==> run D: inputs <==
// alu_top
module alu_top (
    input             clk,
    input      [7:0]  a,
    input      [7:0]  b,
    input      [3:0]  sel,
    output reg [15:0] out
);
==> flow/config.mk <==
export PLATFORM = sky130hd
export DESIGN_NAME = alu_top
export DESIGN_NICKNAME = alu_top
export VERILOG_FILES = /design/flow/design.v
export SDC_FILE = /design/flow/constraint.sdc
export NUM_CORES = 4
export LEC_CHECK = 0
export ABC_AREA = 1
export CAP_MARGIN = 20
export CORE_MARGIN = 2
export CORE_UTILIZATION = 70
export CTS_CLUSTER_DIAMETER = 197
export CTS_CLUSTER_SIZE = 18
export HOLD_SLACK_MARGIN = -0.08
export PLACE_DENSITY_LB_ADDON = 0.18
export SLEW_MARGIN = 20
export TNS_END_PERCENT = 5
==> flow/constraint.sdc <==
create_clock -name core_clock -period 26.9 [get_ports {clk}]
set_input_delay 5.3800 -clock core_clock [delete_from_list [all_inputs] [get_ports {clk}]]
set_output_delay 5.3800 -clock core_clock [all_outputs]
set_load 0.01 [all_outputs]
run.sh (not shown) runs the stock make flow with config.mk's settings and CLKGATE_MAP_FILE=.
==> run A: changes against run D <==
Settings changed: ABC_AREA 1 to not set, CORE_UTILIZATION 70 to 58, CTS_CLUSTER_DIAMETER 197 to 28, CTS_CLUSTER_SIZE 18 to not set, HOLD_SLACK_MARGIN -0.08 to not set, MAX_ROUTING_LAYER set to met4, PLACE_DENSITY_LB_ADDON 0.18 to not set, SETUP_SLACK_MARGIN set to 4.76, TNS_END_PERCENT 5 to not set.
==> flow/constraint.sdc (replaced) <==
create_clock -name core_clock -period 17.5 [get_ports {clk}]
set_input_delay 3.5000 -clock core_clock [delete_from_list [all_inputs] [get_ports {clk}]]
set_output_delay 3.5000 -clock core_clock [all_outputs]
set_load 0.01 [all_outputs]
==> notes <==
- Run A never finished: it broke off in global routing (5_1_grt), error GRT-0183. Run D ran to the end with no violations.
- Synthesized cell count: run A is smaller than run D (14%).
- In area after synthesis, run D and run A hardly differ.
- Of run D and run A, run A has the higher die size (gap about 17%, measured against run A).
==> figures <==
item                                                                            run D                     run A
Status                                                                 finished clean    stopped before the end
Failing step                                                                        -  global routing (5_1_grt)
Overall die height                                                             127 um                    139 um
Weighted congestion at the end of routability-driven global placement           0.977                     0.977
Post-synthesis xor/xnor area fraction                                          0.0550                    0.0557
Adder and majority cell fraction of the synthesized area                        0.277                     0.276
Setup slack at placement                                                     0.305 ns                  -8.91 ns
Area of the chip                                                           0.0160 mm2                0.0193 mm2
Init Core Util                                                                  0.721                     0.588
Total cells reported by yosys after synthesis                                    1607                      1384
Num rows                                                                           44                        49
Mux cell area share after synthesis                                                 0                    0.0453
Number of gates resized after CTS                                                   0                        53
Core ar.                                                                   0.0146 mm2                0.0179 mm2
Top cell area share                                                             0.202                     0.202
Avg Cell Area, Syn                                                           6.54 um2                  7.61 um2
Synthesized-area fraction occupied by ao, oa, aoi and oai cells                 0.150                     0.269
Final HPWL DP                                                                23200 um                  30700 um
Distinct lib cells used                                                            62                       100
Buffer count from post-CTS setup fixing                                             0                       106
Number of cells produced by synthesis                                            1607                      1384
Dpl cells                                                                        1835                      2038
Proportion of synthesized chip area in sequential cells                        0.0686                    0.0684

* * *

==> run a: inputs <==
==> flow/design.v <==
module alu_top (
    input             clk,
    input      [7:0]  a,
    input      [7:0]  b,
    input      [3:0]  sel,
    output reg [15:0] out
);
    reg  [7:0]  a_q, b_q;
    reg  [3:0]  sel_q;
    wire [15:0] alu_out;
    always @(posedge clk) begin
        a_q   <= a;
        b_q   <= b;
        sel_q <= sel;
        out   <= alu_out;
    end
    alu u_alu (.a(a_q), .b(b_q), .sel(sel_q), .out(alu_out));
endmodule

`timescale 1ns / 1ps
module alu(
    input [7:0] a,b,
    input [3:0] sel,
    output reg [15:0] out
    );
    always@(*)
        begin
            case(sel)
                4'b0000 : out=a+b;
                4'b0001 : out=a+1;
                4'b0010 : out=a-b;
                4'b0011 : out=a*b;
                4'b0100 : out=(b==0) ? 16'd0 : a/b;
                4'b0101 : out=(b==0) ? 16'd0 : a%b;
                4'b0110 : out=a&b;
                4'b0111 : out=a|b;
                4'b1000 : out=~(a&b);
                4'b1001 : out=~(a|b);
                4'b1010 : out=a^b;
                default: out=0;
            endcase        
        end    
endmodule
==> flow/run.sh <==
#!/bin/bash
# the make line also repeats each setting of config.mk as NAME=value (left out here)
make -C /OpenROAD-flow-scripts/flow DESIGN_CONFIG=/design/flow/config.mk WORK_HOME=/design/flow/orfs CLKGATE_MAP_FILE= finish
==> flow/config.mk <==
export PLATFORM = sky130hd
export DESIGN_NAME = alu_top
export DESIGN_NICKNAME = alu_top
export VERILOG_FILES = /design/flow/design.v
export SDC_FILE = /design/flow/constraint.sdc
export NUM_CORES = 4
export LEC_CHECK = 0
export CAP_MARGIN = 20
export CELL_PAD_IN_SITES_DETAIL_PLACEMENT = 1
export CORE_ASPECT_RATIO = 1.14
export CORE_MARGIN = 3
export CORE_UTILIZATION = 47
export CTS_CLUSTER_SIZE = 51
export GPL_TIMING_DRIVEN = 0
export MAX_ROUTING_LAYER = met4
export MIN_ROUTING_LAYER = met1
export PLACE_DENSITY_LB_ADDON = 0.02
export SLEW_MARGIN = 20
==> flow/constraint.sdc <==
create_clock -name core_clock -period 32.0 [get_ports {clk}]
set_input_delay 6.4000 -clock core_clock [delete_from_list [all_inputs] [get_ports {clk}]]
set_output_delay 6.4000 -clock core_clock [all_outputs]
set_load 0.01 [all_outputs]
==> run b: changes against run a <==
Settings changed: CELL_PAD_IN_SITES_DETAIL_PLACEMENT 1 to not set, CORE_ASPECT_RATIO 1.14 to not set, CORE_MARGIN 3 to 2, CORE_UTILIZATION 47 to 58, CTS_CLUSTER_DIAMETER set to 33, CTS_CLUSTER_SIZE 51 to not set, GPL_TIMING_DRIVEN 0 to not set, HOLD_SLACK_MARGIN set to 0.29, MAX_ROUTING_LAYER met4 to not set, MIN_ROUTING_LAYER met1 to not set, PLACE_DENSITY_LB_ADDON 0.02 to not set, SETUP_SLACK_MARGIN set to 4.76.
==> flow/constraint.sdc (replaced) <==
create_clock -name core_clock -period 17.5 [get_ports {clk}]
set_input_delay 3.5000 -clock core_clock [delete_from_list [all_inputs] [get_ports {clk}]]
set_output_delay 3.5000 -clock core_clock [all_outputs]
set_load 0.01 [all_outputs]
==> comparison <==
Run a produced a clean layout. Run b failed in global routing on GRT-0232.
Synthesized area is the same in run a and run b.
Synthesized cell count is the same in run a and run b.
In run b the die area is smaller than in run a, by 21%.

* * *

==> inputs of amber <==
RTL: the design.v shown in full above, as it stands there.
export LEC_CHECK = 0
export ABC_AREA = 1
export CAP_MARGIN = 20
export CELL_PAD_IN_SITES_GLOBAL_PLACEMENT = 2
export CORE_MARGIN = 4
export CORE_UTILIZATION = 40
export CTS_CLUSTER_SIZE = 69
export MAX_ROUTING_LAYER = met4
export PLACE_DENSITY = 0.51
export SLEW_MARGIN = 20
export TNS_END_PERCENT = 25
create_clock -name core_clock -period 52.9 [get_ports {clk}]
==> lagoon: changes against amber <==
- ABC_AREA: 1 -> not set
- CELL_PAD_IN_SITES_GLOBAL_PLACEMENT: 2 -> not set
- CORE_MARGIN: 4 -> 2
- CORE_UTILIZATION: 40 -> 58
- CTS_CLUSTER_SIZE: 69 -> not set
- MAX_ROUTING_LAYER: met4 -> not set
- PLACE_DENSITY: 0.51 -> not set
- SETUP_SLACK_MARGIN: not set -> 4.76
- TNS_END_PERCENT: 25 -> not set
==> flow/constraint.sdc (replaced) <==
create_clock -name core_clock -period 17.5 [get_ports {clk}]
set_input_delay 3.5000 -clock core_clock [delete_from_list [all_inputs] [get_ports {clk}]]
set_output_delay 3.5000 -clock core_clock [all_outputs]
set_load 0.01 [all_outputs]
==> raven: changes against amber <==
- ABC_AREA: 1 -> not set
- CELL_PAD_IN_SITES_GLOBAL_PLACEMENT: 2 -> not set
- CORE_MARGIN: 4 -> 2
- CTS_CLUSTER_DIAMETER: not set -> 396
- CTS_CLUSTER_SIZE: 69 -> 98
- MAX_ROUTING_LAYER: met4 -> not set
- PLACE_DENSITY: 0.51 -> not set
- TNS_END_PERCENT: 25 -> 10
==> flow/constraint.sdc (replaced) <==
create_clock -name core_clock -period 32.0 [get_ports {clk}]
set_input_delay 6.4000 -clock core_clock [delete_from_list [all_inputs] [get_ports {clk}]]
set_output_delay 6.4000 -clock core_clock [all_outputs]
set_load 0.01 [all_outputs]
==> tundra: changes against amber <==
- ABC_AREA: 1 -> not set
- CELL_PAD_IN_SITES_GLOBAL_PLACEMENT: 2 -> not set
- CORE_MARGIN: 4 -> 2
- CORE_UTILIZATION: 40 -> 68
- CTS_CLUSTER_SIZE: 69 -> 89
- HOLD_SLACK_MARGIN: not set -> -0.08
- MAX_ROUTING_LAYER: met4 -> not set
- PLACE_DENSITY: 0.51 -> not set
- TNS_END_PERCENT: 25 -> 5
==> flow/constraint.sdc (replaced) <==
create_clock -name core_clock -period 26.2 [get_ports {clk}]
set_input_delay 5.2400 -clock core_clock [delete_from_list [all_inputs] [get_ports {clk}]]
set_output_delay 5.2400 -clock core_clock [all_outputs]
set_load 0.01 [all_outputs]
==> qor summary <==
metric	tundra	lagoon	raven	amber
Worst Hold Path EP	out[0]$_DFF_P_	-	out[0]$_DFF_P_	out[10]$_DFF_P_
Post-synthesis average cell area	7.610 µm²	7.610 µm²	7.610 µm²	6.542 µm²
Status	finished with violations	aborted with a tool error	timing/DRC/antenna clean	timing/DRC/antenna clean
Stage where the flow stopped	-	global routing (5_1_grt)	-	-
Layout check failures	negative setup slack	-	-	-
First-pass iteration count of the detailed router	8	-	7	5
Placed cell count	1686	2035	1753	1966
Slack of the worst reg-to-reg path	-1.02 ns	-	2.02 ns	24.13 ns
Arrival time at the worst endpoint	27.37 ns	-	30.11 ns	28.98 ns
Final count of hold timing violations	0	-	0	0
Required time of the worst setup path	26.36 ns	-	32.12 ns	53.11 ns
Routed wire length	38530 µm	-	34250 µm	31470 µm
Post-DP HPWL	26660 µm	30170 µm	26760 µm	25740 µm
Path class of the lowest-slack min-delay path	register to register	-	register to register	register to register
Post-CTS Setup Inserts	26	118	0	0
Post-Syn Instances	1384	1384	1384	1607
Inserted Diodes	0	-	0	0
Starting DRT DRC Count	1295	-	915	543
Final setup margin	-1.016 ns	-	2.016 ns	24.13 ns
Cell area after placement	0.01214 mm²	0.01461 mm²	0.01138 mm²	0.01123 mm²
Synth mux share	0.04526	0.04526	0.04526	0
Vias after detailed routing	12130	-	10570	9794
Number of signal-net buffers in the layout	192	-	72	49
Later-pin clock latency in the skew report	0.30 ns	-	0.31 ns	0.30 ns
